==> design.v <==
`timescale 1ns / 1ps
module sorting_system(
    input wire clk,              
    input wire rst_n,            
    input wire btn_manual_1,     
    input wire btn_manual_2,     
    input wire sensor_out,
    output wire s0, s1,
    output wire s2, s3,
    output wire led_r, led_g, led_b,
    input wire ir_sensor,        
    output wire servo_pwm_1,     
    output wire servo_pwm_2,     
    output wire led_ir_status    
);
    wire [1:0] detected_color;  
    tcs3200_core_v3 #(
        .SAMPLE_TIME(2500)
    ) color_sensor_inst (
        .clk(clk), .rst_n(rst_n),
        .sensor_out(sensor_out),
        .s0(s0), .s1(s1), .s2(s2), .s3(s3),
        .color_id(detected_color),
        .led_r(led_r), .led_g(led_g), .led_b(led_b)
    );
    reg ir_s1, ir_s2;
    wire ir_edge;
    always @(posedge clk) begin
        if (rst_n) begin
            ir_s1 <= 1'b1;
            ir_s2 <= 1'b1;
        end else begin
            ir_s1 <= ir_sensor;
            ir_s2 <= ir_s1;
        end
    end
    assign ir_edge = (ir_s2 == 1'b1 && ir_s1 == 1'b0);
    assign led_ir_status = ~ir_s2;  
    reg trig_1, trig_2;
    always @(posedge clk) begin
        if (rst_n) begin
            trig_1 <= 0;
            trig_2 <= 0;
        end else begin
            trig_1 <= 0;
            trig_2 <= 0;
            if (ir_edge) begin
                if (detected_color == 2'd1) trig_1 <= 1;
                else if (detected_color == 2'd2) trig_2 <= 1;
            end
        end
    end
    servo_core #(
        .START_DELAY(26250),
        .HOLD_TIME(30000)
    ) servo_1_inst (
        .clk(clk), .rst_n(rst_n),
        .activate(trig_1 | btn_manual_1),
        .pwm_out(servo_pwm_1)
    );
    servo_core #(
        .START_DELAY(50000),
        .HOLD_TIME(30000)
    ) servo_2_inst (
        .clk(clk), .rst_n(rst_n),
        .activate(trig_2 | btn_manual_2),
        .pwm_out(servo_pwm_2)
    );
endmodule
module tcs3200_core_v3(
    input clk, rst_n, sensor_out,
    output wire s0, s1,
    output reg s2, s3,
    output reg [1:0] color_id,
    output reg led_r, led_g, led_b
);
    assign s0 = 1; assign s1 = 1;  
    parameter SAMPLE_TIME = 12500000;  
    localparam RED=0, BLUE=1, GREEN=2;
    reg [1:0] state;
    reg [31:0] timer, counter;
    reg [31:0] r_val, g_val, b_val;
    reg s_in_d, s_in_d2;
    wire s_edge = s_in_d & ~s_in_d2;
    always @(posedge clk) begin
        if (rst_n) begin s_in_d <= 1'b0; s_in_d2 <= 1'b0; end
        else begin s_in_d <= sensor_out; s_in_d2 <= s_in_d; end
    end
    always @(posedge clk) begin
        if (rst_n) begin
            state <= RED; timer <= 0; counter <= 0; s2 <= 0; s3 <= 0;
            r_val <= 0; g_val <= 0; b_val <= 0;
            color_id <= 0; led_r<=0; led_g<=0; led_b<=0;
        end else begin
            if (timer < SAMPLE_TIME) begin
                timer <= timer + 1;
                if (s_edge) counter <= counter + 1;
            end else begin
                timer <= 0; counter <= 0;
                case(state)
                    RED: begin r_val <= counter; state <= BLUE; s2<=0; s3<=1; end
                    BLUE: begin b_val <= counter; state <= GREEN; s2<=1; s3<=1; end
                    GREEN: begin
                        g_val <= counter; state <= RED; s2<=0; s3<=0;
                        if ((r_val + g_val + b_val) > 1000) begin
                            if(r_val > g_val && r_val > b_val) begin
                                color_id <= 1; led_r<=1; led_g<=0; led_b<=0;
                            end else if(g_val > r_val && g_val > b_val) begin
                                color_id <= 2; led_r<=0; led_g<=1; led_b<=0;
                            end else if(b_val > r_val && b_val > g_val) begin
                                color_id <= 3; led_r<=0; led_g<=0; led_b<=1;
                            end
                        end else begin
                             led_r<=0; led_g<=0; led_b<=0;
                        end
                    end
                    default: begin state <= RED; s2<=0; s3<=0; end
                endcase
            end
        end
    end
endmodule
module servo_core #(
    parameter START_DELAY = 0,       
    parameter HOLD_TIME = 125000000  
)(
    input clk, rst_n, activate,
    output reg pwm_out
);
    parameter PWM_TOP = 2500;        
    parameter MIN_PULSE = 62;        
    parameter TARGET_PULSE = 146;    
    parameter STEP = 1;              
    reg [31:0] cnt;
    reg [31:0] duty;
    localparam IDLE=0, WAIT_DELAY=1, MOVE=2, HOLD=3, RETURN=4;
    reg [2:0] state;
    reg [31:0] general_timer;  
    always @(posedge clk) begin
        if (rst_n) begin
            state <= IDLE; duty <= MIN_PULSE; general_timer <= 0;
            cnt <= 0; pwm_out <= 0;
        end else begin
            if (cnt < PWM_TOP) cnt <= cnt + 1; else cnt <= 0;
            pwm_out <= (cnt < duty) ? 1 : 0;
            case(state)
                IDLE: begin
                    duty <= MIN_PULSE;
                    general_timer <= 0;
                    if (activate) begin
                        if (START_DELAY > 0) state <= WAIT_DELAY;
                        else state <= MOVE;
                    end
                end
                WAIT_DELAY: begin
                    if (general_timer < START_DELAY) begin
                        general_timer <= general_timer + 1;
                    end else begin
                        general_timer <= 0;
                        state <= MOVE;
                    end
                end
                MOVE: begin
                    if (duty < TARGET_PULSE) duty <= duty + STEP;
                    else begin
                        duty <= TARGET_PULSE;
                        general_timer <= 0;
                        state <= HOLD;
                    end
                end
                HOLD: begin
                    if (general_timer < HOLD_TIME) general_timer <= general_timer + 1;
                    else state <= RETURN;
                end
                RETURN: begin
                    if (duty > MIN_PULSE) duty <= duty - STEP;
                    else state <= IDLE;
                end
                default: state <= IDLE;
            endcase
        end
    end
endmodule
==> run.sh <==
#!/bin/bash
# the make line also repeats each setting of config.mk as NAME=value (left out here)
make -C /OpenROAD-flow-scripts/flow DESIGN_CONFIG=/design/flow/config.mk WORK_HOME=/design/flow/orfs CLKGATE_MAP_FILE= finish
==> config.mk <==
export PLATFORM = sky130hd
export DESIGN_NAME = sorting_system
export DESIGN_NICKNAME = sorting_system
export VERILOG_FILES = /design/flow/design.v
export SDC_FILE = /design/flow/constraint.sdc
export NUM_CORES = 4
export LEC_CHECK = 0
export CAP_MARGIN = 20
export CORE_MARGIN = 2
export CORE_UTILIZATION = 23
export SLEW_MARGIN = 20
==> constraint.sdc <==
create_clock -name core_clock -period 8.73 [get_ports {clk}]
set_input_delay 1.7460 -clock core_clock [delete_from_list [all_inputs] [get_ports {clk}]]
set_output_delay 1.7460 -clock core_clock [all_outputs]
set_load 0.01 [all_outputs]
==> results of run 1 <==
routing by layer:
metal / vias up / track usage (%)
met2: 337 / 16.6
met4: 0 / 2.99
met3: 68 / 1.74
met1: 8457 / 15.2
met5: - / 0
li1: 9141 / -
through the flow:
stage               util (%)  hold slack, ns  setup WS, ns
floorplan                  -           0.403          4.63
global placement        24.8           0.419          4.36
detailed placement      24.8           0.428          4.32
CTS                     26.4           0.443          4.30
global route            26.4           0.471          4.11
finish                  26.4           0.436          4.30
final cells by class:
type	instances	area share, %
timing repair buffer	24	0.884
antenna	1	0.0103
multi-input combinational	1994	53.0
clock inverter	21	1.16
sequential	380	31.4
tap	1186	6.13
clock buffer	55	4.79
inverter	167	2.59
==> run_results.csv, run 1 <==
group,metric,value,unit
floorplanning,core_area,91700,µm²
power,top_power_group,"clock",
power,combPwrFrac,3.1,%
critical_path,path_delay_family,"simple AND/OR/NAND/NOR gates",
worst_hold_path,hold_end,"ir_s2",
floorplanning,die_area,95000,µm²
clocking,cts_buffers,41,
clocking,clk_pin_slew_worst_paths,0.06,ns
critical_path,startpoint,"color_sensor_inst.g_val[1]",
final_layout,postLayoutCellArea,24200,µm²
timing,fin_setup_tns,0,ns
critical_path,slowest_stage,"or4_4",
synth,yosys.cell_count.top_type,"dfxtp_1",
placed_design,hpwl,36000,µm
synth,synth.distinct_cells,86,
power,p_sw_share,23.0,%
critical_path,worst-path-stages,13,
global_route,grt_start_max_net_pins,72,
critical_path,slowest_delay,0.57,ns
critical_path,rr_worst_depth,13,
critical_path,r2r_start,"color_sensor_inst.g_val[1]",
drt,post_drt_wl_per_cell,13.3,µm
power,p_clk_share,49.7,%
placed_design,place_congestion,0.882,
drt,drt-initial-drc-count,1121,
global_route,grt_util_all_layers,10.7,%
synth,yosysWarnings,4,
power,design_power_total,0.00374,W
floorplanning,fp_util,23.2,%
critical_path,r2r_setup_slack,4.30,ns
critical_path,r2r_end,"color_sensor_inst.led_g",
synth,yosys.area_share.simple,21.7,%
power,ir_worst_vdd,0.000129,V
worst_hold_path,min_path_cells,2,
synth,top_area_share,35.8,%
placed_design,place.port_buffers,13,
drt,vias,18000,
clocking,htreeDepth,2,
final_layout,regArea,7610,µm²
clocking,cts-root-buf,"clkbuf_16",
drt,drtPass1Iterations,8,
synth,async_reset_ff_share,0,%
power,seqPwrFrac,47.3,%
final_layout,fin_nets,2845,
synth,top_cells_by_area,"dfxtp_1 36%, ha_1 12%, a21oi_1 6.0%",
synth,yosys.area_share.aoi,18.2,%
final_layout,instances_no_fill,3828,
drt,avgViaCountPerCell,4.70,
clocking,cts_resized,0,
synth,xor_share,3.91,%
placed_design,post-place-cells,3751,
critical_path,critPathMaxFanout,6,
floorplanning,fp.dieW,308,µm
critical_path,worstPathArrival,4.87,ns
synth,top_area_cell,"dfxtp_1",
power,p_clk,0.00186,W
timing,slew_violations,0,
clocking,clkLatencyLatePin,0.58,ns
critical_path,crit_type,"flop to flop",
power,p_switching,0.000863,W
clocking,clock_path_buffers,3,
clocking,cts_hold_buf,0,
timing,finalCritPeriodShare,50.7,%
global_route,antenna_found_initial,0,
synth,common_cells,"380 x dfxtp_1, 322 x nand2_1, 261 x nor2_1",
drt,drtAntennaViolNets,0,
timing,clock.fmax,226,MHz
run,warnings,29,
critical_path,endpoint,"color_sensor_inst.led_g",
synth,synthAdderAreaFrac,14.7,%
power,power.leakage,9.08,nW
drt,top_layer_used,"met4",
floorplanning,rows,111,
synth,mux_share,0.453,%
power,combinationalPower,0.000116,W
run,cap_violations,0,
critical_path,cp_num_buf_inv,0,
placed_design,placed_area,22800,µm²
timing,timing.slew.headroom,30.1,%
synth,ys_area,21300,µm²
power,power.density,155,nW/µm²
critical_path,crit_path_start_kind,"flop",
final_layout,synthToLayoutAreaGrowth,13.8,%
synth,ys.flop_type,"dfxtp_1",
critical_path,cp.required,9.17,ns
global_route,grt_pass1_wl,85400,µm
clocking,cts.sinks,380,
worst_hold_path,min_path_type,"flop to flop",
synth,ys_ff,380,
synth,synth_area_per_cell,8.20,µm²
final_layout,fillers,9964,
final_layout,logic_area,12800,µm²
timing,setup_viol,0,
global_route,overflow,0,
status,status,"no timing/DRC/antenna violations",
synth,syn-cell-area,21300,µm²
clocking,postCtsSetupBuffers,0,
critical_path,end_kind,"flop",
timing,fin_worst_skew,0.0165,ns
timing,worst_pin_slew,1.05,ns
power,p_int,0.00288,W
timing,layout_min_cycle_time,4.43,ns
drt,finalWirelength,51100,µm
critical_path,cp_cell_sequence,"fa_1, ha_1, fa_1, a21o_1, a221o_2, a21oi_2, mux2_1, a311oi_1, nand4_1, or4_1, or4_4, or3b_1, o211ai_1",
timing,hold_violations,0,
synth,edf_count,0,
synth,synth_seq_share,35.8,%
clocking,cts_tree,"yes",
synth,synth_cells,2595,
power,seq_power,0.00177,W
worst_hold_path,holdCritStartpoint,"ir_s1",
floorplanning,die_height,308,µm
drt,wl_met1,25700,µm
synth,logic_family,"simple AND/OR/NAND/NOR gates",
synth,ys_cells,2595,
timing,rsz0062_at_grt,"false",
floorplanning,io_pins,16,
drt,post-route-drc-count,0,
global_route,grt_pass1_vias,16900,
critical_path,path_common_cell,"fa_1",
drt,wl_met2,22100,µm
drt,wl_met3,2290,µm
==> run 2: changes to the inputs <==
CORE_UTILIZATION = 63   (was 23)
clock period = 6.47 ns   (was 8.73 ns; I/O delays follow)
==> run 2 against run 1 <==
  * Critical path depth did not move
  * Synthesized cell count did not move
  * Count of clock-buffer cells in the layout rose by 2
  * Synthesized area did not move
  * Wire length rose by 0.18%
  * Final cell count fell by 19%
  * Core utilization rose by 44 points
  * Maximum frequency barely moved
  * Combinational power rose by 35%
  * Sequential cell count did not move
  * Clock power rose by 48%
  * Sequential power rose by 35%
  * Critical path type unchanged
  * Largest cell class unchanged
  * Largest power group unchanged
==> run_results.csv, run 2 <==
group,metric,value,unit
critical_path,r2r_setup_slack,2.04,ns
synth,top_area_share,35.8,%
clocking,cts_buffers,42,
synth,syn-cell-area,21300,µm²
clocking,clk_pin_slew_worst_paths,0.06,ns
floorplanning,fp.dieW,188,µm
timing,layout_min_cycle_time,4.43,ns
placed_design,place_congestion,0.944,
drt,vias,18500,
timing,fin_setup_tns,0,ns
global_route,antenna_found_initial,0,
power,power.leakage,9.16,nW
final_layout,fin_nets,2846,
placed_design,hpwl,36300,µm
timing,hold_violations,0,
floorplanning,io_pins,16,
timing,timing.slew.headroom,29.4,%
critical_path,cp_cell_sequence,"fa_1, ha_1, fa_1, a21o_1, a221o_2, a21oi_2, mux2_1, a311oi_1, nand4_1, or4_1, or4_4, and3_4, o21ai_1",
timing,fin_worst_skew,0.0230,ns
synth,synthAdderAreaFrac,14.7,%
power,seq_power,0.00239,W
placed_design,place.port_buffers,13,
critical_path,worst-path-stages,13,
synth,async_reset_ff_share,0,%
critical_path,critPathMaxFanout,6,
synth,ys_ff,380,
final_layout,postLayoutCellArea,23500,µm²
global_route,grt_pass1_wl,85900,µm
power,p_clk,0.00275,W
synth,ys_cells,2595,
critical_path,path_common_cell,"fa_1",
drt,antennaDiodeCount,0,
power,power.density,226,nW/µm²
power,p_int,0.00413,W
drt,post-route-drc-count,0,
synth,synth_cells,2595,
worst_hold_path,min_path_cells,2,
power,p_clk_share,51.9,%
worst_hold_path,hold_end,"servo_1_inst.general_timer[24]",
critical_path,cp.required,6.98,ns
floorplanning,die_height,188,µm
synth,common_cells,"380 x dfxtp_1, 322 x nand2_1, 261 x nor2_1",
clocking,cts-root-buf,"clkbuf_16",
clocking,cts_hold_buf,0,
timing,finalCritPeriodShare,68.4,%
timing,worst_pin_slew,1.06,ns
clocking,cts_resized,0,
floorplanning,rows,67,
critical_path,worstPathArrival,4.93,ns
synth,yosys.area_share.aoi,18.2,%
global_route,overflow,0,
drt,drtAntennaViolNets,0,
critical_path,r2r_end,"color_sensor_inst.color_id[2]",
critical_path,rr_worst_depth,13,
power,p_switching,0.00116,W
run,cap_violations,0,
synth,xor_share,3.91,%
synth,yosysWarnings,4,
drt,drtPass1Iterations,5,
critical_path,crit_path_start_kind,"flop",
drt,post_drt_wl_per_cell,16.6,µm
synth,synth_seq_share,35.8,%
clocking,htreeDepth,2,
floorplanning,core_area,33400,µm²
clocking,postCtsSetupBuffers,0,
critical_path,crit_type,"flop to flop",
power,design_power_total,0.00530,W
critical_path,slowest_stage,"or4_4",
critical_path,end_kind,"flop",
drt,finalWirelength,51100,µm
synth,yosys.area_share.simple,21.7,%
critical_path,r2r_start,"color_sensor_inst.g_val[1]",
timing,slew_violations,0,
synth,mux_share,0.453,%
global_route,grt_util_all_layers,29.1,%
synth,ys.flop_type,"dfxtp_1",
critical_path,path_delay_family,"simple AND/OR/NAND/NOR gates",
timing,setup_viol,0,
clocking,cts_tree,"yes",
critical_path,cp_num_buf_inv,0,
drt,drt-initial-drc-count,1574,
synth,synth.distinct_cells,86,
synth,ys_area,21300,µm²
timing,hold_slack,0.450,ns
synth,yosys.cell_count.top_type,"dfxtp_1",
worst_hold_path,holdCritStartpoint,"servo_1_inst.general_timer[24]",
global_route,grt_pass1_vias,17600,
synth,top_cells_by_area,"dfxtp_1 36%, ha_1 12%, a21oi_1 6.0%",
timing,clock.fmax,226,MHz
clocking,clock_path_buffers,3,
timing,rsz0062_at_grt,"false",
synth,logic_family,"simple AND/OR/NAND/NOR gates",
placed_design,placed_area,21800,µm²
power,seqPwrFrac,45.1,%
power,ir_worst_vdd,0.000237,V
power,combPwrFrac,3.0,%
critical_path,endpoint,"color_sensor_inst.color_id[2]",
status,status,"no timing/DRC/antenna violations",
power,top_power_group,"clock",
clocking,cts.sinks,380,
critical_path,startpoint,"color_sensor_inst.g_val[1]",
global_route,grt_start_max_net_pins,81,
run,warnings,31,
power,p_sw_share,22.0,%
clocking,clkLatencyLatePin,0.58,ns
floorplanning,fp_util,63.8,%
synth,synth_area_per_cell,8.20,µm²
synth,edf_count,0,
floorplanning,die_area,35300,µm²
critical_path,slowest_delay,0.59,ns
power,combinationalPower,0.000157,W
synth,top_area_cell,"dfxtp_1",
final_layout,synthToLayoutAreaGrowth,10.2,%
drt,avgViaCountPerCell,5.97,
worst_hold_path,min_path_type,"flop to flop",
## run 2: cell type report
class                           count  area (µm²)
Clock buffer                       57        1200
Inverter                          167         627
Fill cell                        2813        9910
Sequential cell                   380        7610
Timing Repair Buffer               24         214
Clock inverter                     20         420
Multi-Input combinational cell   1994       12800
Tap cell                          448         561
## run 2: layer usage
layer / wire length (µm) / track usage (%)
met1: 23200 / 38.8
met4: 1270 / 7.72
met2: 24000 / 49.3
met3: 2690 / 4.49
met5: 0 / 0
## run 2: metrics by stage
step	setup slack, ns	cells	util [%]
after global routing	1.86	3090	70.3
after floorplan	2.37	2655	-
after global placement	2.15	3013	65.4
after CTS	2.07	3090	70.3
final	2.04	3090	70.3
after detailed placement	2.07	3013	65.4
==> run 3: changes to the inputs <==
CELL_PAD_IN_SITES_DETAIL_PLACEMENT = 0   (was not set)
CORE_ASPECT_RATIO = 1.4   (was not set)
CORE_UTILIZATION = 23   (was 63)
SETUP_SLACK_MARGIN = 0.56   (was not set)
clock period = 3.23 ns   (was 6.47 ns; I/O delays follow)
==> run 3 against run 2 <==
  * The layout now fails its checks (setup timing)
  * Global-route usage decreased by 17 points
  * Hold slack got worse by 0.0046 ns
  * Final cell count grew 34%
  * Non-clock buffer count is 282 higher
  * Clock skew rose by 0.0045 ns
  * Maximum frequency grew 8.1%
  * Sequential power increased by 100%
  * Count of clock-buffer cells in the layout increased by 5
==> run_results.csv, run 3 <==
group,metric,value,unit
status,status,"complete, but fails checks",
status,so_faults,"setup timing",
placed_design,place_congestion,0.879,
run,cap_violations,0,
power,seq_power,0.00478,W
critical_path,r2r_end,"color_sensor_inst.led_g",
timing,rsz0062_at_grt,"true",
power,top_power_group,"clock",
synth,synth_cells,2595,
synth,top_cells_by_area,"dfxtp_1 36%, ha_1 12%, a21oi_1 6.0%",
critical_path,crit_path_start_kind,"flop",
critical_path,critPathMaxFanout,6,
floorplanning,die_height,364,µm
worst_hold_path,hold_end,"servo_1_inst.general_timer[24]",
drt,avgViaCountPerCell,4.64,
drt,drt-initial-drc-count,890,
timing,finalCritPeriodShare,127,%
critical_path,endpoint,"color_sensor_inst.led_g",
floorplanning,core_area,92200,µm²
timing,slew_violations,0,
critical_path,cp.required,3.67,ns
clocking,cts_hold_buf,0,
timing,fin_ws,-0.866,ns
drt,wl_met2,30200,µm
drt,drtPass1Iterations,5,
critical_path,r2r_setup_slack,-0.87,ns
power,p_clk,0.00532,W
timing,layout_min_cycle_time,4.10,ns
critical_path,cp_num_buf_inv,0,
power,design_power_total,0.0105,W
worst_hold_path,min_path_type,"flop to flop",
floorplanning,io_pins,16,
clocking,cts.sinks,380,
power,seqPwrFrac,45.7,%
synth,yosys.cell_count.top_type,"dfxtp_1",
floorplanning,fp_util,23.1,%
critical_path,end_kind,"flop",
final_layout,logic_area,13200,µm²
placed_design,post-place-cells,4031,
power,power.leakage,10.7,nW
global_route,overflow,0,
placed_design,hpwl,41700,µm
final_layout,synthToLayoutAreaGrowth,26.4,%
clocking,clock_path_buffers,3,
final_layout,fin_nets,3130,
global_route,antenna_found_initial,0,
critical_path,path_delay_family,"simple AND/OR/NAND/NOR gates",
critical_path,slowest_delay,0.58,ns
worst_hold_path,holdCritStartpoint,"servo_1_inst.general_timer[24]",
clocking,clkLatencyLatePin,0.59,ns
synth,ys_area,21300,µm²
global_route,grt_util_all_layers,12.0,%
synth,mux_share,0.453,%
synth,top_area_share,35.8,%
synth,common_cells,"380 x dfxtp_1, 322 x nand2_1, 261 x nor2_1",
floorplanning,die_area,95000,µm²
critical_path,r2r_start,"color_sensor_inst.b_val[1]",
synth,yosysWarnings,4,
placed_design,place.port_buffers,13,
global_route,grt_start_max_net_pins,72,
final_layout,regArea,7630,µm²
drt,wl_met1,23000,µm
power,p_switching,0.00241,W
power,p_clk_share,50.8,%
synth,syn-cell-area,21300,µm²
critical_path,worstPathArrival,4.54,ns
clocking,clk_pin_slew_worst_paths,0.06,ns
power,p_sw_share,23.1,%
critical_path,worst-path-stages,13,
synth,synth_area_per_cell,8.20,µm²
synth,yosys.area_share.simple,21.7,%
drt,top_layer_used,"met4",
drt,drtAntennaViolNets,0,
power,combPwrFrac,3.5,%
power,power.density,389,nW/µm²
drt,antennaDiodeCount,0,
drt,finalWirelength,57100,µm
global_route,grt_pass1_vias,19000,
synth,logic_family,"simple AND/OR/NAND/NOR gates",
synth,synthAdderAreaFrac,14.7,%
drt,post-route-drc-count,0,
critical_path,slowest_stage,"or4_4",
clocking,cts-root-buf,"clkbuf_16",
clocking,cts_buffers,44,
placed_design,dpl_worst_slack,-0.964,ns
synth,ys_cells,2595,
drt,vias,19200,
synth,top_area_cell,"dfxtp_1",
synth,yosys.area_share.aoi,18.2,%
synth,synth_seq_share,35.8,%
timing,clock.fmax,244,MHz
power,p_int,0.00805,W
timing,hold_violations,0,
synth,edf_count,0,
critical_path,cp_cell_sequence,"fa_1, ha_2, fa_2, a21o_1, a221o_2, a21oi_4, mux2_4, a311oi_2, nand4_1, or4_1, or4_4, or3b_1, o211ai_1",
clocking,cts_tree,"yes",
final_layout,instances_no_fill,4132,
critical_path,crit_type,"flop to flop",
power,ir_worst_vdd,0.000403,V
drt,wl_met3,1800,µm
floorplanning,fp.dieW,261,µm
run,warnings,32,
timing,timing.slew.headroom,33.7,%
critical_path,startpoint,"color_sensor_inst.b_val[1]",
synth,ys.flop_type,"dfxtp_1",
synth,ys_ff,380,
clocking,htreeDepth,2,
final_layout,fillers,9908,
global_route,grt_pass1_wl,94000,µm
timing,fin_worst_skew,0.0274,ns
synth,xor_share,3.91,%
synth,synth.distinct_cells,86,
floorplanning,rows,132,
power,combinationalPower,0.000366,W
synth,async_reset_ff_share,0,%
timing,setup_viol,5,
drt,post_drt_wl_per_cell,13.8,µm
critical_path,rr_worst_depth,13,
timing,worst_pin_slew,0.994,ns
worst_hold_path,min_path_cells,2,
## run 3: what timing repair did
item / CTS / global route
resized: 29 / 62
gates cloned: 0 / 0
pin swaps: 17 / 36
endpoints found under the setup margin: 62 / 115
buffers inserted: 14 / 8
## run 3: per-layer routing
metal  global-route usage, %  vias to the layer above
li1                        -                     9711
met1                    13.0                     9008
met3                    1.63                      133
met2                    23.0                      315
met5                       0                        -
met4                    4.60                        0
## run 3: per-stage QoR
| step | area (µm²) | TNS, ns | hold slack (ns) | util, % |
|---|---|---|---|---|
| global route | 26900 | -5.01 | 0.457 | 29.2 |
| floorplan | 21500 | -3.73 | 0.403 | - |
| finish | 26900 | -4.20 | 0.446 | 29.2 |
| global placement | 24800 | -4.75 | 0.429 | 26.9 |
| detailed placement | 24800 | -4.70 | 0.440 | 26.9 |
| CTS | 26600 | -4.31 | 0.434 | 28.8 |
## run 3: cell type report
type / instances / share of cell area (%)
Clock buffer: 62 / 4.75
Inverter: 167 / 2.33
Multi-Input combinational cell: 1994 / 49.1
Timing Repair Buffer: 306 / 8.88
Clock inverter: 17 / 0.986
Sequential cell: 380 / 28.4
Tap cell: 1206 / 5.61
==> run 4: changes to the inputs <==
CAP_MARGIN = 15   (was 20)
CELL_PAD_IN_SITES_DETAIL_PLACEMENT = not set   (was 0)
CELL_PAD_IN_SITES_GLOBAL_PLACEMENT = 3   (was not set)
CORE_ASPECT_RATIO = 1.71   (was 1.4)
CORE_MARGIN = 9   (was 2)
CORE_UTILIZATION = 16   (was 23)
CTS_CLUSTER_DIAMETER = 229   (was not set)
GPL_TIMING_DRIVEN = 1   (was not set)
HOLD_SLACK_MARGIN = -0.07   (was not set)
MAX_ROUTING_LAYER = met4   (was not set)
MIN_ROUTING_LAYER = met2   (was not set)
PLACE_DENSITY = 0.39   (was not set)
SETUP_SLACK_MARGIN = not set   (was 0.56)
SLEW_MARGIN = 40   (was 20)
TNS_END_PERCENT = 75   (was not set)
clock period = 8.0 ns   (was 3.23 ns; I/O delays follow)
==> run 4 against run 3 <==
  * The run now finishes clean
  * Maximum frequency is 14% lower
  * Final cell count is 7.0% higher
  * Setup slack gained 4.1 ns
  * Sequential cell count unchanged
  * Clock power shrank 56%
  * Via count grew 34%
  * Combinational power decreased by 58%
  * Critical path depth shrank 1
  * Sequential power fell by about 60%
  * Critical path type unchanged
  * Critical endpoint is now color_sensor_inst.led_r
==> run_results.csv, run 4 <==
group,metric,value,unit
status,status,"no timing/DRC/antenna violations",
global_route,grt_pass1_wl,131000,µm
critical_path,rr_worst_depth,12,
clocking,clk_pin_slew_worst_paths,0.06,ns
critical_path,startpoint,"color_sensor_inst.r_val[1]",
clocking,cts-root-buf,"clkbuf_16",
power,p_int,0.00330,W
clocking,cts_tree,"yes",
placed_design,hpwl,62200,µm
floorplanning,die_height,495,µm
global_route,antenna_found_initial,0,
global_route,grt_util_all_layers,18.9,%
synth,synth.distinct_cells,86,
timing,setup_viol,0,
power,p_clk_share,53.1,%
critical_path,r2r_setup_slack,3.24,ns
drt,drtAntennaViolNets,0,
floorplanning,core_area,132000,µm²
timing,hold_violations,0,
final_layout,fillers,14800,
timing,slew_violations,0,
critical_path,cp_num_buf_inv,0,
floorplanning,die_area,147000,µm²
critical_path,r2r_end,"color_sensor_inst.led_r",
worst_hold_path,min_path_type,"flop to flop",
final_layout,instances_no_fill,4422,
worst_hold_path,min_path_cells,2,
clocking,postCtsSetupBuffers,0,
placed_design,place_congestion,0.831,
timing,finalCritPeriodShare,59.5,%
final_layout,logic_area,12900,µm²
critical_path,crit_type,"flop to flop",
synth,ys.flop_type,"dfxtp_1",
clocking,clkLatencyLatePin,0.66,ns
critical_path,path_delay_family,"AND-OR/OR-AND gates",
timing,worst_pin_slew,0.820,ns
drt,post-route-drc-count,0,
synth,logic_family,"simple AND/OR/NAND/NOR gates",
final_layout,fin_nets,2863,
power,combPwrFrac,3.5,%
synth,ys_cells,2595,
critical_path,critPathMaxFanout,6,
timing,fin_setup_tns,0,ns
drt,post_drt_wl_per_cell,20.0,µm
clocking,cts.sinks,380,
power,power.density,176,nW/µm²
critical_path,path_common_cell,"fa_1",
synth,mux_share,0.453,%
global_route,grt_pass1_vias,28600,
floorplanning,fp.dieW,297,µm
synth,syn-cell-area,21300,µm²
power,seq_power,0.00193,W
synth,edf_count,0,
power,design_power_total,0.00445,W
clocking,clock_path_buffers,3,
final_layout,regArea,7610,µm²
critical_path,worstPathArrival,5.24,ns
timing,layout_min_cycle_time,4.76,ns
timing,timing.slew.headroom,44.9,%
worst_hold_path,holdCritStartpoint,"servo_2_inst.general_timer[26]",
drt,vias,25600,
global_route,overflow,0,
synth,synth_area_per_cell,8.20,µm²
power,top_power_group,"clock",
drt,avgViaCountPerCell,5.80,
synth,ys_area,21300,µm²
placed_design,place.port_buffers,13,
worst_hold_path,hold_end,"servo_2_inst.general_timer[26]",
critical_path,endpoint,"color_sensor_inst.led_r",
run,warnings,29,
floorplanning,rows,174,
final_layout,synthToLayoutAreaGrowth,18.8,%
power,combinationalPower,0.000154,W
synth,top_area_cell,"dfxtp_1",
critical_path,cp_cell_sequence,"fa_1, ha_1, fa_1, a21o_1, a221o_2, a221oi_2, a21o_2, nor2_1, or4_1, or4_4, or3b_1, o211ai_1",
drt,drt-initial-drc-count,2804,
timing,fin_ws,3.24,ns
power,p_clk,0.00236,W
synth,synthAdderAreaFrac,14.7,%
timing,fin_worst_skew,0.0413,ns
power,power.leakage,9.25,nW
power,p_switching,0.00115,W
synth,xor_share,3.91,%
critical_path,cp.required,8.48,ns
clocking,cts_hold_buf,0,
drt,drtPass1Iterations,7,
timing,hold_slack,0.450,ns
global_route,grt_start_max_net_pins,57,
synth,yosys.area_share.aoi,18.2,%
critical_path,slowest_stage,"a221oi_2",
synth,top_cells_by_area,"dfxtp_1 36%, ha_1 12%, a21oi_1 6.0%",
synth,synth_cells,2595,
synth,yosys.cell_count.top_type,"dfxtp_1",
synth,ys_ff,380,
critical_path,worst-path-stages,12,
synth,yosysWarnings,4,
power,ir_worst_vdd,0.000156,V
floorplanning,io_pins,16,
critical_path,end_kind,"flop",
floorplanning,fp_util,16.2,%
synth,yosys.area_share.simple,21.7,%
clocking,cts_resized,0,
critical_path,r2r_start,"color_sensor_inst.r_val[1]",
clocking,htreeDepth,2,
run,cap_violations,0,
drt,finalWirelength,88400,µm
timing,clock.fmax,210,MHz
synth,top_area_share,35.8,%
critical_path,crit_path_start_kind,"flop",
placed_design,dpl_worst_slack,3.43,ns
power,p_sw_share,25.8,%
clocking,cts_buffers,49,
timing,rsz0062_at_grt,"false",
placed_design,post-place-cells,4333,
critical_path,slowest_delay,0.62,ns
synth,synth_seq_share,35.8,%
synth,common_cells,"380 x dfxtp_1, 322 x nand2_1, 261 x nor2_1",
power,seqPwrFrac,43.5,%
synth,async_reset_ff_share,0,%
## run 4: cell type report
class                      instances  area share [%]
inverter                         167            2.48
sequential                       380            30.1
clock buffer                      67            5.51
timing repair buffer              34            1.14
multi-input combinational       1994            51.1
clock inverter                    18           0.950
tap                             1760            8.71
antenna                            2          0.0198
## run 4: stage by stage
step | instance area [µm²] | utilization (%)
after CTS | 25200 | 19.1
after detailed placement | 23600 | 17.9
after global placement | 23500 | 17.9
final | 25300 | 19.2
after floorplan | 21500 | -
after global routing | 25300 | 19.2
## run 4: routing by layer
| layer | track usage (%) | vias up | share of wire (%) |
|---|---|---|---|
| met2 | 24.7 | 7047 | 61 |
| met3 | 21.1 | 291 | 35 |
| met4 | 2.75 | 0 | 3.6 |
| li1 | - | 9103 | - |
| met1 | - | 9190 | 0 |
| met5 | - | - | 0 |
==> run 5: changes to the inputs <==
ABC_AREA = 1   (was not set)
CAP_MARGIN = 20   (was 15)
CELL_PAD_IN_SITES_GLOBAL_PLACEMENT = not set   (was 3)
CORE_ASPECT_RATIO = not set   (was 1.71)
CORE_MARGIN = 2   (was 9)
CORE_UTILIZATION = 71   (was 16)
CTS_CLUSTER_DIAMETER = not set   (was 229)
GPL_TIMING_DRIVEN = not set   (was 1)
HOLD_SLACK_MARGIN = not set   (was -0.07)
MAX_ROUTING_LAYER = not set   (was met4)
MIN_ROUTING_LAYER = not set   (was met2)
PLACE_DENSITY = not set   (was 0.39)
SLEW_MARGIN = 20   (was 40)
TNS_END_PERCENT = 5   (was 75)
clock period = 2.67 ns   (was 8.0 ns; I/O delays follow)
==> run 5 against run 4 <==
  * Now fails the layout checks on setup timing
  * Via count is 16% lower
  * Synthesized area is 2.7% higher
  * Design area is 0.52% higher
  * Sequential power went up to 3.1 times the previous value
  * Highest routed layer unchanged
  * Largest cell class unchanged
  * Setup slack worse by 3.7 ns
==> run_results.csv, run 5 <==
group,metric,value,unit
placed_design,place_congestion,0.935,
synth,edf_count,0,
power,combPwrFrac,12.0,%
drt,antennaDiodeCount,0,
clocking,clk_pin_slew_worst_paths,0.06,ns
power,combinationalPower,0.00159,W
global_route,use_met3,4.56,%
synth,top_cells_by_area,"dfxtp_1 35%, ha_1 11%, nand2_1 9.8%",
critical_path,slowest_delay,0.52,ns
power,power.density,523,nW/µm²
clocking,clock_path_buffers,3,
synth,yosys.cell_count.top_type,"nand2_1",
power,p_sw_share,25.1,%
drt,post-route-drc-count,0,
synth,xor_share,1.28,%
synth,logic_family,"simple AND/OR/NAND/NOR gates",
floorplanning,fp.dieW,179,µm
clocking,clkLatencyLatePin,0.54,ns
floorplanning,rows,64,
synth,synth_cells,3021,
clocking,cts-root-buf,"clkbuf_16",
synth,ys_cells,3021,
floorplanning,die_area,32200,µm²
clocking,cts_tree,"yes",
final_layout,fin_nets,3479,
power,top_power_group,"registers",
synth,syn-cell-area,21900,µm²
timing,rsz0062_at_grt,"true",
critical_path,r2r_end,"color_sensor_inst.color_id[1]",
critical_path,path_delay_family,"simple AND/OR/NAND/NOR gates",
synth,mux_share,0,%
critical_path,worstPathArrival,3.61,ns
critical_path,cp.required,3.15,ns
final_layout,post-route-util,83.5,%
synth,yosys.area_share.aoi,16.0,%
synth,async_reset_ff_share,0,%
status,status,"complete, but fails checks",
power,p_clk,0.00579,W
worst_hold_path,min_path_cells,2,
run,cap_violations,0,
global_route,grt_pass1_vias,21100,
worst_hold_path,holdCritStartpoint,"rst_n",
timing,clock.fmax,320,MHz
global_route,overflow,0,
critical_path,r2r_setup_slack,-0.46,ns
critical_path,critPathMaxFanout,4,
power,ir_worst_vdd,0.000585,V
timing,hold_slack,0.426,ns
placed_design,place.port_buffers,13,
clocking,cts_buffers,40,
global_route,top_usage_layer,"met2",
drt,post_drt_wl_per_cell,15.8,µm
synth,ys_ff,380,
timing,fin_worst_skew,0.0147,ns
synth,common_cells,"570 x nand2_1, 427 x inv_1, 380 x dfxtp_1",
power,p_clk_share,43.6,%
floorplanning,fp_util,71.8,%
synth,ys_area,21900,µm²
power,p_int,0.00996,W
critical_path,path_common_cell,"nand2_1",
synth,yosysWarnings,4,
status,so_faults,"setup timing",
critical_path,cp_cell_sequence,"fa_1, ha_1, nand2_1, nor2_1, inv_1, nor3_1, nand2_1, nand2_2, nand3_1, nand2_1, nand2_1, nand2_1, nand3_1, nor2_1, nand2_2, buf_6, nand3_4, nand3_2, nand2_1",
global_route,grt_pass1_wl,96900,µm
timing,layout_min_cycle_time,3.13,ns
floorplanning,core_area,30400,µm²
critical_path,crit_type,"flop to flop",
run,warnings,34,
timing,worst_pin_slew,0.680,ns
timing,setup_viol,5,
critical_path,cp_num_buf_inv,2,
drt,drtAntennaViolNets,0,
synth,synth_area_per_cell,7.23,µm²
drt,avgViaCountPerCell,5.84,
synth,synth.distinct_cells,61,
synth,top_area_cell,"dfxtp_1",
global_route,grt_start_max_net_pins,74,
critical_path,r2r_start,"color_sensor_inst.b_val[11]",
critical_path,slowest_stage,"fa_1",
synth,ys.flop_type,"dfxtp_1",
power,seq_power,0.00591,W
worst_hold_path,min_path_type,"primary input to flop",
timing,fin_setup_tns,-2.22,ns
synth,yosys.area_share.simple,24.5,%
global_route,grt_util_all_layers,35.2,%
final_layout,synthToLayoutAreaGrowth,16.3,%
critical_path,crit_path_start_kind,"flop",
timing,finalCritPeriodShare,117,%
floorplanning,die_height,179,µm
floorplanning,io_pins,16,
placed_design,hpwl,41400,µm
critical_path,rr_worst_depth,19,
timing,timing.slew.headroom,54.6,%
power,p_switching,0.00333,W
critical_path,endpoint,"color_sensor_inst.color_id[1]",
synth,synth_seq_share,34.8,%
synth,top_area_share,34.8,%
timing,slew_violations,0,
global_route,grt_util_met1,43.8,%
critical_path,startpoint,"color_sensor_inst.b_val[11]",
drt,finalWirelength,58000,µm
timing,hold_violations,0,
power,power.leakage,11.3,nW
drt,vias,21400,
critical_path,end_kind,"flop",
synth,synthAdderAreaFrac,14.3,%
timing,fin_ws,-0.460,ns
drt,drt-initial-drc-count,1926,
worst_hold_path,hold_end,"servo_2_inst.duty[20]",
drt,drtPass1Iterations,6,
global_route,antenna_found_initial,0,
global_route,grt_use_met2,61.6,%
clocking,cts.sinks,380,
placed_design,dpl_worst_slack,-0.476,ns
clocking,htreeDepth,2,
power,seqPwrFrac,44.5,%
critical_path,worst-path-stages,19,
run 5: metal layers:
metal	vias to the layer above	share of wire, %	wire [µm]
li1	10400	-	-
met2	867	49	28200
met1	9937	41	24000
met4	0	3.5	2060
met5	-	0	0
met3	177	6.5	3760
run 5: layout make-up:
type                       count  area (µm²)
clock buffer                  57        1170
clock inverter                13         198
fill                        1971        5020
inverter                     443        1660
multi-input combinational   2183       12700
sequential                   380        7610
tap                          396         495
timing repair buffer         194        1560
run 5: metrics by stage:
step                instance area (µm²)  total power (W)  cells
finish                            25400           0.0133   3666
CTS                               25300           0.0133   3666
global route                      25400           0.0137   3666
global placement                  23900          0.00748   3595
floorplan                         22100          0.00694   3081
detailed placement                23900          0.00754   3595
run 5: what timing repair did:
action | in CTS | in global routing
pin swaps | 11 | 20
resized | 13 | 40
hold buffers | 0 | 0
endpoints found under the setup margin | 5 | 22
setup buffers | 1 | 0
==> run 6: changes to the inputs <==
CORE_UTILIZATION = 72   (was 71)
HOLD_SLACK_MARGIN = 0.29   (was not set)
TNS_END_PERCENT = not set   (was 5)
clock period = 3.6 ns   (was 2.67 ns; I/O delays follow)
==> run 6 against run 5 <==
  * The run now finishes clean
  * Sequential power shrank 26%
  * Setup slack improved by 0.79 ns
  * Global-route usage decreased by 0.74 points
  * Hold slack got worse by 0.0033 ns
  * Clock skew rose by 0.0020 ns
  * Die size decreased by 1.4%
  * Critical path depth rose by 2
  * Design area shrank 5.9%
  * Synthesized cell count unchanged
  * Wire length decreased by 5.0%
  * Sequential cell count unchanged
  * Critical path type unchanged
==> run_results.csv, run 6 <==
group,metric,value,unit
status,status,"no timing/DRC/antenna violations",
synth,yosys.cell_count.top_type,"nand2_1",
run,cap_violations,0,
power,design_power_total,0.00960,W
critical_path,r2r_setup_slack,0.33,ns
critical_path,rr_worst_depth,21,
clocking,clock_path_buffers,3,
critical_path,critPathMaxFanout,4,
floorplanning,die_area,31800,µm²
synth,ys_area,21900,µm²
placed_design,hpwl,38800,µm
clocking,cts-root-buf,"clkbuf_16",
power,p_clk_share,44.0,%
worst_hold_path,min_path_type,"flop to flop",
timing,clock.fmax,306,MHz
drt,post_drt_wl_per_cell,15.8,µm
synth,xor_share,1.28,%
global_route,grt_util_all_layers,34.4,%
worst_hold_path,hold_end,"ir_s2",
drt,finalWirelength,55100,µm
clocking,htreeDepth,2,
synth,ys.flop_type,"dfxtp_1",
clocking,clk_pin_slew_worst_paths,0.06,ns
critical_path,path_common_cell,"nand2_1",
timing,timing.slew.headroom,33.9,%
critical_path,endpoint,"color_sensor_inst.led_g",
timing,fin_setup_tns,0,ns
critical_path,end_kind,"flop",
synth,top_area_share,34.8,%
critical_path,cp_cell_sequence,"fa_1, ha_1, fa_2, nand2_1, nand3_1, nand3_1, nand2_1, nand2_1, nand2_1, nand2_1, nand2_1, nor2_1, nand2_1, nor2_1, nand3_1, nor2_1, nand2_2, nand2_1, nand2_1, nand2_1, a21oi_1",
power,seq_power,0.00440,W
synth,top_cells_by_area,"dfxtp_1 35%, ha_1 11%, nand2_1 9.8%",
worst_hold_path,min_path_cells,2,
timing,finalCritPeriodShare,90.7,%
power,combPwrFrac,10.1,%
synth,yosysWarnings,4,
power,power.leakage,10.4,nW
critical_path,slowest_delay,0.48,ns
final_layout,fin_nets,3314,
critical_path,r2r_end,"color_sensor_inst.led_g",
floorplanning,core_area,29800,µm²
synth,yosys.area_share.simple,24.5,%
global_route,overflow,0,
power,p_int,0.00720,W
worst_hold_path,holdCritStartpoint,"ir_s1",
critical_path,path_delay_family,"simple AND/OR/NAND/NOR gates",
floorplanning,io_pins,16,
clocking,cts.sinks,380,
synth,synth_area_per_cell,7.23,µm²
synth,synthAdderAreaFrac,14.3,%
clocking,cts_tree,"yes",
critical_path,startpoint,"color_sensor_inst.b_val[1]",
timing,slew_violations,0,
synth,edf_count,0,
timing,layout_min_cycle_time,3.27,ns
power,combinationalPower,0.000971,W
global_route,grt_pass1_vias,19500,
global_route,grt_pass1_wl,90200,µm
clocking,cts_hold_buf,0,
timing,rsz0062_at_grt,"false",
placed_design,place.port_buffers,13,
critical_path,slowest_stage,"fa_1",
timing,fin_worst_skew,0.0167,ns
clocking,clkLatencyLatePin,0.54,ns
power,seqPwrFrac,45.9,%
synth,ys_ff,380,
timing,hold_violations,0,
floorplanning,rows,63,
synth,logic_family,"simple AND/OR/NAND/NOR gates",
final_layout,synthToLayoutAreaGrowth,9.43,%
critical_path,r2r_start,"color_sensor_inst.b_val[1]",
floorplanning,fp_util,73.3,%
synth,syn-cell-area,21900,µm²
power,ir_worst_vdd,0.000466,V
critical_path,crit_path_start_kind,"flop",
timing,setup_viol,0,
synth,common_cells,"570 x nand2_1, 427 x inv_1, 380 x dfxtp_1",
critical_path,cp_num_buf_inv,0,
drt,post-route-drc-count,0,
synth,top_area_cell,"dfxtp_1",
synth,yosys.area_share.aoi,16.0,%
run,warnings,31,
drt,avgViaCountPerCell,5.85,
synth,ys_cells,3021,
power,p_switching,0.00240,W
critical_path,worst-path-stages,21,
critical_path,cp.required,3.99,ns
drt,vias,20500,
power,power.density,401,nW/µm²
synth,synth.distinct_cells,61,
floorplanning,die_height,178,µm
synth,synth_seq_share,34.8,%
synth,synth_cells,3021,
clocking,cts_buffers,39,
critical_path,crit_type,"flop to flop",
synth,async_reset_ff_share,0,%
power,p_clk,0.00423,W
power,p_sw_share,25.0,%
critical_path,worstPathArrival,3.65,ns
global_route,antenna_found_initial,0,
drt,antennaDiodeCount,0,
drt,drt-initial-drc-count,1747,
placed_design,place_congestion,0.932,
power,top_power_group,"registers",
global_route,grt_start_max_net_pins,66,
drt,drtPass1Iterations,6,
synth,mux_share,0,%
timing,worst_pin_slew,0.990,ns
drt,drtAntennaViolNets,0,
floorplanning,fp.dieW,178,µm
==> run 6: layout make-up <==
class                   count  area, µm²
inverters                 443       1660
multi-input cells        2183      12500
fillers                  2108       5880
flip-flops and latches    380       7610
repair buffers             30        280
clock buffers              59       1180
clock inverters            11        165
well taps                 390        488
==> run 6: timing repair <==
action / CTS / global route
resized: 0 / 3
setup endpoints to repair: 0 / 5
setup buffers: 0 / 1
==> run 6: through the flow <==
stage	std cells	hold slack, ns	util (%)	setup slack [ns]	instance area, µm²
finish	3496	0.422	80.3	0.335	23900
global route	3496	0.452	80.3	0.0481	23900
CTS	3495	0.426	80.2	0.150	23900
detailed placement	3425	0.412	75.7	0.185	22600
global placement	3425	0.412	75.7	0.269	22600
floorplan	3081	0.400	-	0.687	22100
==> run 6: metal layers <==
layer | GRT usage (%) | vias up | part of all wire (%)
met5 | 0 | - | 0
met4 | 11.7 | 0 | 2.5
met3 | 4.92 | 126 | 6.1
met2 | 59.6 | 729 | 48
met1 | 44.1 | 9502 | 43
li1 | - | 10100 | -
==> run 7: changes to the inputs <==
ABC_AREA = not set   (was 1)
CORE_MARGIN = 5   (was 2)
CORE_UTILIZATION = 21   (was 72)
HOLD_SLACK_MARGIN = not set   (was 0.29)
MIN_ROUTING_LAYER = met2   (was not set)
PLACE_DENSITY_LB_ADDON = 0.28   (was not set)
SETUP_SLACK_MARGIN = 0.39   (was not set)
clock period = 3.17 ns   (was 3.6 ns; I/O delays follow)
==> run 7 against run 6 <==
  * Now fails the layout checks on setup timing
  * Sequential share of layout area shrank 4.0 points
  * Setup slack lost 1.3 ns
  * Synthesized cell count shrank 14%
  * Design area grew 14%
  * Die size grew to 3.4 times the previous value
  * Combinational power shrank 59%
  * Clock skew is essentially flat
  * Wire length grew 12%
  * Maximum frequency shrank 21%
  * Hold slack lost 0.046 ns
  * Final cell count grew 24%
  * Critical endpoint is now color_sensor_inst.color_id[1]
  * Largest power group is now clock
==> run_results.csv, run 7 <==
group,metric,value,unit
status,status,"complete, but fails checks",
status,so_faults,"setup timing",
critical_path,cp_cell_sequence,"fa_1, ha_2, fa_2, a21o_1, a221o_2, a21oi_4, mux2_4, a311oi_2, nand4_1, or4_4, or4_4, and3_4, o21ai_2",
critical_path,startpoint,"color_sensor_inst.b_val[1]",
critical_path,end_kind,"flop",
drt,finalWirelength,62000,µm
synth,synth_area_per_cell,8.20,µm²
synth,logic_family,"simple AND/OR/NAND/NOR gates",
drt,vias,27000,
timing,clock.fmax,242,MHz
synth,ys_ff,380,
synth,ys.flop_type,"dfxtp_1",
floorplanning,die_area,108000,µm²
global_route,grt_start_max_net_pins,62,
timing,layout_min_cycle_time,4.13,ns
synth,top_cells_by_area,"dfxtp_1 36%, ha_1 12%, a21oi_1 6.0%",
synth,edf_count,0,
critical_path,worstPathArrival,4.67,ns
synth,xor_share,3.91,%
critical_path,crit_type,"flop to flop",
synth,synth_cells,2595,
global_route,overflow,0,
timing,worst_pin_slew,0.990,ns
clocking,cts_tree,"yes",
clocking,cts_buffers,45,
run,cap_violations,0,
floorplanning,die_height,328,µm
synth,yosysWarnings,4,
placed_design,post-place-cells,4228,
synth,ys_area,21300,µm²
placed_design,hpwl,43300,µm
synth,syn-cell-area,21300,µm²
drt,wl_met1,0,µm
floorplanning,core_area,100000,µm²
critical_path,crit_path_start_kind,"flop",
timing,setup_viol,5,
final_layout,fin_nets,3170,
global_route,antenna_found_initial,0,
synth,mux_share,0.453,%
synth,yosys.cell_count.top_type,"dfxtp_1",
critical_path,slowest_stage,"or4_4",
floorplanning,fp.dieW,328,µm
synth,synthAdderAreaFrac,14.7,%
drt,drtAntennaViolNets,0,
critical_path,cp.required,3.71,ns
power,power.density,392,nW/µm²
power,p_int,0.00810,W
final_layout,instances_no_fill,4325,
synth,yosys.area_share.aoi,18.2,%
placed_design,dpl_worst_slack,-1.08,ns
drt,drt-initial-drc-count,3095,
critical_path,r2r_start,"color_sensor_inst.b_val[1]",
synth,async_reset_ff_share,0,%
synth,synth.distinct_cells,86,
synth,ys_cells,2595,
clocking,cts-root-buf,"clkbuf_16",
critical_path,path_delay_family,"simple AND/OR/NAND/NOR gates",
timing,fin_worst_skew,0.0164,ns
power,p_sw_share,24.6,%
clocking,cts.sinks,380,
clocking,clk_pin_slew_worst_paths,0.06,ns
critical_path,cp_num_buf_inv,0,
floorplanning,fp_util,21.2,%
power,seq_power,0.00487,W
drt,post-route-drc-count,0,
drt,wl_met3,26500,µm
drt,avgViaCountPerCell,6.24,
synth,top_area_share,35.8,%
power,p_switching,0.00264,W
synth,synth_seq_share,35.8,%
power,seqPwrFrac,45.4,%
worst_hold_path,holdCritStartpoint,"rst_n",
power,power.leakage,10.9,nW
run,warnings,32,
power,p_clk_share,50.9,%
timing,timing.slew.headroom,34.0,%
global_route,grt_pass1_vias,29100,
synth,yosys.area_share.simple,21.7,%
synth,common_cells,"380 x dfxtp_1, 322 x nand2_1, 261 x nor2_1",
critical_path,endpoint,"color_sensor_inst.color_id[1]",
placed_design,place.port_buffers,13,
timing,slew_violations,0,
clocking,clkLatencyLatePin,0.61,ns
drt,antennaDiodeCount,0,
drt,post_drt_wl_per_cell,14.3,µm
floorplanning,rows,116,
timing,rsz0062_at_grt,"true",
critical_path,path_common_cell,"or4_4",
drt,drtPass1Iterations,8,
critical_path,critPathMaxFanout,6,
power,ir_worst_vdd,0.000324,V
drt,wl_met2,31700,µm
clocking,htreeDepth,2,
power,top_power_group,"clock",
placed_design,place_congestion,0.886,
synth,top_area_cell,"dfxtp_1",
drt,top_layer_used,"met5",
critical_path,worst-path-stages,13,
worst_hold_path,min_path_type,"primary input to flop",
global_route,grt_util_all_layers,16.8,%
timing,hold_violations,0,
floorplanning,io_pins,16,
power,p_clk,0.00547,W
power,combinationalPower,0.000402,W
timing,fin_ws,-0.962,ns
critical_path,r2r_end,"color_sensor_inst.color_id[1]",
critical_path,slowest_delay,0.57,ns
timing,finalCritPeriodShare,130,%
final_layout,synthToLayoutAreaGrowth,28.6,%
critical_path,rr_worst_depth,13,
final_layout,fillers,10800,
power,combPwrFrac,3.7,%
worst_hold_path,hold_end,"servo_2_inst.duty[21]",
global_route,grt_pass1_wl,99100,µm
clocking,clock_path_buffers,3,
worst_hold_path,min_path_cells,2,
critical_path,r2r_setup_slack,-0.96,ns
clocking,cts_hold_buf,0,
==> run 7: through the flow <==
stage | hold WS [ns] | cell area, µm² | power (W) | utilization (%) | TNS (ns)
floorplan | 0.403 | 21500 | 0.00519 | - | -4.03
global placement | 0.424 | 25400 | 0.00535 | 25.3 | -5.38
detailed placement | 0.434 | 25400 | 0.00535 | 25.3 | -5.51
CTS | 0.359 | 27000 | 0.0108 | 27.0 | -4.68
global route | 0.385 | 27400 | 0.0111 | 27.3 | -5.49
finish | 0.377 | 27400 | 0.0107 | 27.3 | -4.69
==> run 7: cell type report <==
class / instances / area, µm² / share of cell area [%]
sequential: 380 / 7620 / 27.8
tap: 1357 / 1700 / 6.20
timing repair buffer: 344 / 2710 / 9.89
clock inverter: 18 / 226 / 0.828
inverter: 167 / 627 / 2.29
clock buffer: 64 / 1310 / 4.78
multi-input combinational: 1995 / 13200 / 48.2
==> run 7: what timing repair did <==
item,in CTS,in global routing
gates cloned,0,1
pin swaps,15,14
endpoints found under the setup margin,29,114
setup buffers,6,8
gates resized,18,64
==> run 7: layer usage <==
layer,vias up,GRT usage [%]
met5,-,2.36
met4,8,2.70
met3,502,24.4
met2,6974,19.3
met1,9790,-
li1,9715,-
==> run 8: changes to the inputs <==
CORE_MARGIN = 2   (was 5)
CORE_UTILIZATION = 61   (was 21)
CTS_CLUSTER_DIAMETER = 368   (was not set)
GPL_TIMING_DRIVEN = 0   (was not set)
PLACE_DENSITY = 0.72   (was not set)
PLACE_DENSITY_LB_ADDON = not set   (was 0.28)
SETUP_SLACK_MARGIN = 0.2   (was 0.39)
clock period = 3.11 ns   (was 3.17 ns; I/O delays follow)
==> run 8 against run 7 <==
  * Still fails the layout checks on setup timing
  * Synthesized cell count unchanged
  * Sequential power up 2%
  * Sequential share of layout area increased by 3.7 points
  * Critical path type unchanged
  * Largest power group unchanged
  * Highest routed layer unchanged
==> run_results.csv, run 8 <==
group,metric,value,unit
drt,finalWirelength,59300,µm
clocking,htreeDepth,2,
critical_path,cp_num_buf_inv,0,
timing,slew_violations,0,
power,seq_power,0.00497,W
drt,post-route-drc-count,0,
global_route,grt_util_all_layers,47.9,%
placed_design,hpwl,42200,µm
synth,logic_family,"simple AND/OR/NAND/NOR gates",
clocking,cts-root-buf,"clkbuf_16",
final_layout,regArea,7630,µm²
critical_path,worstPathArrival,4.84,ns
power,p_sw_share,23.4,%
critical_path,slowest_stage,"or4_4",
critical_path,path_delay_family,"simple AND/OR/NAND/NOR gates",
timing,layout_min_cycle_time,4.40,ns
critical_path,rr_worst_depth,12,
synth,synth.distinct_cells,86,
clocking,cts_tree,"yes",
worst_hold_path,holdCritStartpoint,"ir_s1",
synth,top_cells_by_area,"dfxtp_1 36%, ha_1 12%, a21oi_1 6.0%",
final_layout,fillers,2809,
drt,vias,26900,
timing,fin_worst_skew,0.0258,ns
synth,synth_cells,2595,
floorplanning,core_area,34500,µm²
synth,async_reset_ff_share,0,%
synth,top_area_share,35.8,%
worst_hold_path,hold_end,"ir_s2",
critical_path,startpoint,"color_sensor_inst.r_val[2]",
power,top_power_group,"clock",
critical_path,r2r_start,"color_sensor_inst.r_val[2]",
critical_path,crit_type,"flop to flop",
synth,yosys.area_share.aoi,18.2,%
synth,ys_cells,2595,
final_layout,synthToLayoutAreaGrowth,13.8,%
power,combinationalPower,0.000398,W
final_layout,logic_area,13200,µm²
timing,worst_pin_slew,0.868,ns
critical_path,worst-path-stages,12,
synth,mux_share,0.453,%
synth,synth_seq_share,35.8,%
synth,yosys.cell_count.top_type,"dfxtp_1",
drt,drt-initial-drc-count,6550,
timing,fin_setup_tns,-6.35,ns
critical_path,r2r_setup_slack,-1.29,ns
clocking,cts_buffers,39,
power,combPwrFrac,3.8,%
run,warnings,32,
synth,ys_ff,380,
synth,syn-cell-area,21300,µm²
timing,rsz0062_at_grt,"true",
floorplanning,fp.dieW,191,µm
synth,top_area_cell,"dfxtp_1",
drt,drtPass1Iterations,30,
critical_path,path_common_cell,"or4_4",
global_route,grt_pass1_wl,93700,µm
critical_path,crit_path_start_kind,"flop",
global_route,grt_pass1_vias,27800,
timing,hold_slack,0.436,ns
synth,yosys.area_share.simple,21.7,%
critical_path,cp_cell_sequence,"fa_1, fa_2, a21o_1, a221o_2, a21oi_4, mux2_4, a311oi_2, nand4_1, or4_4, or4_4, or3b_1, o211ai_1",
clocking,clock_path_buffers,3,
critical_path,critPathMaxFanout,6,
power,power.leakage,9.49,nW
timing,timing.slew.headroom,42.1,%
status,status,"complete, but fails checks",
global_route,antenna_found_initial,0,
floorplanning,die_area,36400,µm²
floorplanning,fp_util,61.7,%
critical_path,cp.required,3.55,ns
critical_path,slowest_delay,0.63,ns
synth,edf_count,0,
placed_design,place_congestion,0.956,
placed_design,dpl_worst_slack,-1.41,ns
synth,synth_area_per_cell,8.20,µm²
synth,yosysWarnings,4,
timing,finalCritPeriodShare,141,%
power,power.density,432,nW/µm²
timing,fin_ws,-1.29,ns
power,p_clk_share,48.7,%
timing,hold_violations,0,
run,cap_violations,0,
synth,ys_area,21300,µm²
synth,xor_share,3.91,%
floorplanning,die_height,191,µm
synth,common_cells,"380 x dfxtp_1, 322 x nand2_1, 261 x nor2_1",
clocking,clkLatencyLatePin,0.59,ns
floorplanning,rows,68,
synth,synthAdderAreaFrac,14.7,%
clocking,clk_pin_slew_worst_paths,0.07,ns
clocking,cts.sinks,380,
drt,post_drt_wl_per_cell,18.4,µm
power,p_switching,0.00245,W
power,ir_worst_vdd,0.000495,V
synth,ys.flop_type,"dfxtp_1",
worst_hold_path,min_path_type,"flop to flop",
power,seqPwrFrac,47.5,%
clocking,cts_hold_buf,0,
power,p_int,0.00802,W
timing,setup_viol,5,
final_layout,fin_nets,2969,
drt,avgViaCountPerCell,8.36,
status,so_faults,"setup timing",
floorplanning,io_pins,16,
timing,clock.fmax,227,MHz
global_route,grt_start_max_net_pins,16,
global_route,overflow,0,
critical_path,endpoint,"color_sensor_inst.led_g",
critical_path,end_kind,"flop",
critical_path,r2r_end,"color_sensor_inst.led_g",
worst_hold_path,min_path_cells,2,
drt,drtAntennaViolNets,0,
power,p_clk,0.00510,W
placed_design,place.port_buffers,13,
[run 8: cell type report]
type                    instances  share of cell area (%)
diodes                          1                  0.0103
flip-flops and latches        380                    31.5
well taps                     455                    2.35
plain buffers                 114                    2.15
inverters                     167                    2.59
clock buffers                  52                    4.65
multi-input cells            1994                    54.5
repair buffers                 36                    1.30
clock inverters                16                   0.977
[run 8: routing by layer]
| metal | routed length [µm] | track usage, % |
|---|---|---|
| met1 | 0 | - |
| met2 | 28800 | 58.8 |
| met3 | 22300 | 59.6 |
| met4 | 8000 | 13.1 |
| met5 | 193 | 13.7 |
[run 8: stage by stage]
stage / util, % / cells / power [W] / area (µm²)
after floorplan: - / 2655 / 0.00529 / 21500
after global placement: 64.5 / 3123 / 0.00542 / 22200
after detailed placement: 64.5 / 3123 / 0.00543 / 22200
after CTS: 69.2 / 3202 / 0.0104 / 23800
after global routing: 70.3 / 3214 / 0.0107 / 24200
final: 70.3 / 3215 / 0.0105 / 24200
[run 8: repair_timing]
action | CTS | global route
gates resized | 51 | 98
endpoints found under the setup margin | 142 | 217
setup buffers | 11 | 12
pin swaps | 10 | 23
gates cloned | 0 | 0
==> run 9: changes to the inputs <==
ABC_AREA = 1   (was not set)
CAP_MARGIN = 25   (was 20)
CELL_PAD_IN_SITES_DETAIL_PLACEMENT = 1   (was not set)
CELL_PAD_IN_SITES_GLOBAL_PLACEMENT = 1   (was not set)
CORE_ASPECT_RATIO = 0.97   (was not set)
CORE_MARGIN = 4   (was 2)
CORE_UTILIZATION = 20   (was 61)
CTS_CLUSTER_DIAMETER = not set   (was 368)
GPL_ROUTABILITY_DRIVEN = 0   (was not set)
GPL_TIMING_DRIVEN = not set   (was 0)
MAX_ROUTING_LAYER = met4   (was not set)
PLACE_DENSITY = 0.81   (was 0.72)
SETUP_SLACK_MARGIN = 0.99   (was 0.2)
SLEW_MARGIN = 10   (was 20)
TNS_END_PERCENT = 75   (was not set)
clock period = 3.6 ns   (was 3.11 ns; I/O delays follow)
==> run 9 against run 8 <==
  * The run now finishes clean
  * Wire length is 13% higher
  * Sequential share of layout area fell by 2.6 points
  * Global-route usage decreased by 30 points
  * Combinational power went up to 3.0 times the previous value
  * Via count up 6.5%
  * Final cell count up 43%
  * Setup slack better by 1.7 ns
  * Register-to-register slack better by 1.7 ns
  * Non-clock buffer count down 73
  * Sequential power fell by 11%
  * Critical endpoint is now color_sensor_inst.led_r
  * Largest cell class unchanged
==> run_results.csv, run 9 <==
group,metric,value,unit
synth,yosys.cell_count.top_type,"nand2_1",
power,p_switching,0.00282,W
power,power.density,389,nW/µm²
timing,clock.fmax,318,MHz
global_route,grt_pass1_wl,108000,µm
critical_path,end_kind,"flop",
timing,setup_viol,0,
global_route,grt_util_met1,0,%
power,top_power_group,"clock",
synth,synth.distinct_cells,61,
drt,vias,28600,
drt,post-route-drc-count,0,
power,p_clk_share,45.7,%
worst_hold_path,min_path_type,"flop to flop",
global_route,antenna_found_initial,0,
timing,timing.slew.headroom,46.5,%
global_route,grt_use_met2,21.2,%
critical_path,crit_path_start_kind,"flop",
timing,fin_worst_skew,0.0292,ns
run,cap_violations,0,
floorplanning,fp_util,20.1,%
worst_hold_path,hold_end,"servo_2_inst.general_timer[21]",
clocking,clock_path_buffers,3,
worst_hold_path,min_path_cells,2,
synth,yosys.area_share.simple,24.5,%
power,p_clk,0.00470,W
power,combPwrFrac,11.5,%
placed_design,placed_area,23900,µm²
drt,antennaDiodeCount,0,
power,seqPwrFrac,42.8,%
synth,ys_area,21900,µm²
clocking,cts_buffers,43,
critical_path,crit_type,"flop to flop",
power,power.leakage,10.8,nW
timing,hold_violations,0,
synth,top_cells_by_area,"dfxtp_1 35%, ha_1 11%, nand2_1 9.8%",
status,status,"no timing/DRC/antenna violations",
critical_path,r2r_start,"color_sensor_inst.r_val[18]",
synth,xor_share,1.28,%
worst_hold_path,holdCritStartpoint,"servo_2_inst.general_timer[21]",
synth,async_reset_ff_share,0,%
global_route,grt_start_max_net_pins,74,
global_route,top_usage_layer,"met3",
drt,drtPass1Iterations,9,
drt,post_drt_wl_per_cell,14.5,µm
floorplanning,io_pins,16,
critical_path,worst-path-stages,16,
drt,drtAntennaViolNets,0,
placed_design,place.port_buffers,13,
critical_path,cp_num_buf_inv,2,
drt,drt-initial-drc-count,4197,
synth,common_cells,"570 x nand2_1, 427 x inv_1, 380 x dfxtp_1",
critical_path,cp_cell_sequence,"fa_1, ha_2, nand2_1, nor2_1, inv_1, nor3_1, nand3_1, nand4_1, nand3_1, nor2_1, nand2_1, nor2_2, nand2_2, buf_4, nand4_1, a21oi_1",
critical_path,r2r_end,"color_sensor_inst.led_r",
synth,ys_ff,380,
synth,edf_count,0,
critical_path,path_delay_family,"simple AND/OR/NAND/NOR gates",
synth,ys_cells,3021,
timing,finalCritPeriodShare,87.3,%
critical_path,endpoint,"color_sensor_inst.led_r",
final_layout,fillers,13300,
final_layout,postLayoutCellArea,26400,µm²
final_layout,fin_nets,3367,
synth,synthAdderAreaFrac,14.3,%
synth,logic_family,"simple AND/OR/NAND/NOR gates",
power,seq_power,0.00441,W
global_route,grt_util_all_layers,17.8,%
floorplanning,core_area,109000,µm²
global_route,grt_pass1_vias,31400,
synth,syn-cell-area,21900,µm²
synth,yosysWarnings,4,
timing,slew_violations,0,
synth,mux_share,0,%
power,p_int,0.00747,W
clocking,clk_pin_slew_worst_paths,0.06,ns
critical_path,startpoint,"color_sensor_inst.r_val[18]",
clocking,cts-root-buf,"clkbuf_16",
floorplanning,fp.dieW,344,µm
global_route,use_met3,22.7,%
clocking,cts_tree,"yes",
clocking,cts.sinks,380,
clocking,clkLatencyLatePin,0.61,ns
power,p_sw_share,27.4,%
timing,rsz0062_at_grt,"true",
synth,ys.flop_type,"dfxtp_1",
drt,finalWirelength,67100,µm
run,warnings,32,
final_layout,synthToLayoutAreaGrowth,21.0,%
timing,layout_min_cycle_time,3.14,ns
synth,top_area_share,34.8,%
critical_path,rr_worst_depth,16,
synth,synth_area_per_cell,7.23,µm²
critical_path,slowest_stage,"fa_1",
floorplanning,die_area,115000,µm²
critical_path,critPathMaxFanout,6,
drt,avgViaCountPerCell,6.20,
synth,synth_seq_share,34.8,%
placed_design,hpwl,46900,µm
critical_path,slowest_delay,0.48,ns
critical_path,r2r_setup_slack,0.46,ns
timing,worst_pin_slew,0.801,ns
synth,synth_cells,3021,
floorplanning,die_height,334,µm
power,ir_worst_vdd,0.000402,V
critical_path,cp.required,4.05,ns
power,combinationalPower,0.00118,W
synth,yosys.area_share.aoi,16.0,%
timing,fin_setup_tns,0,ns
synth,top_area_cell,"dfxtp_1",
global_route,overflow,0,
critical_path,worstPathArrival,3.60,ns
clocking,htreeDepth,2,
floorplanning,rows,119,
-- run 9: timing repair --
| action | in CTS | in global routing |
|---|---|---|
| pin swaps | 10 | 33 |
| setup endpoints to repair | 78 | 153 |
| setup buffers | 15 | 29 |
| hold buffers | 0 | 0 |
| resized | 41 | 150 |
| gates cloned | 2 | 0 |
-- run 9: through the flow --
stage / setup WS, ns / cells / hold WS [ns] / util [%] / total power [W]
6_report: 0.456 / 4613 / 0.433 / 24.4 / 0.0103
4_1_cts: 0.555 / 4584 / 0.440 / 23.7 / 0.0102
3_3_place_gp: 0.481 / 4491 / 0.412 / 22.0 / 0.00545
2_1_floorplan: 0.821 / 3081 / 0.400 / - / 0.00515
5_1_grt: 0.302 / 4613 / 0.446 / 24.4 / 0.0107
3_5_place_dp: 0.415 / 4491 / 0.419 / 22.0 / 0.00549
-- run 9: layout make-up --
| cell class | instances | area, µm² | share of cell area (%) |
|---|---|---|---|
| multi-input combinational | 2183 | 13100 | 49.7 |
| sequential | 380 | 7650 | 28.9 |
| tap | 1452 | 1820 | 6.87 |
| inverter | 443 | 1670 | 6.33 |
| clock buffer | 60 | 1230 | 4.65 |
| timing repair buffer | 77 | 673 | 2.55 |
| clock inverter | 16 | 234 | 0.885 |
| timing repair inverter | 2 | 15.0 | 0.0568 |
-- run 9: routing by layer --
metal	share of wire [%]	vias up
met1	0	10200
met5	0	-
met4	8.1	0
li1	-	10100
met2	53	7515
met3	39	787
No activity file was given, so power comes from the tool's default toggle rates.
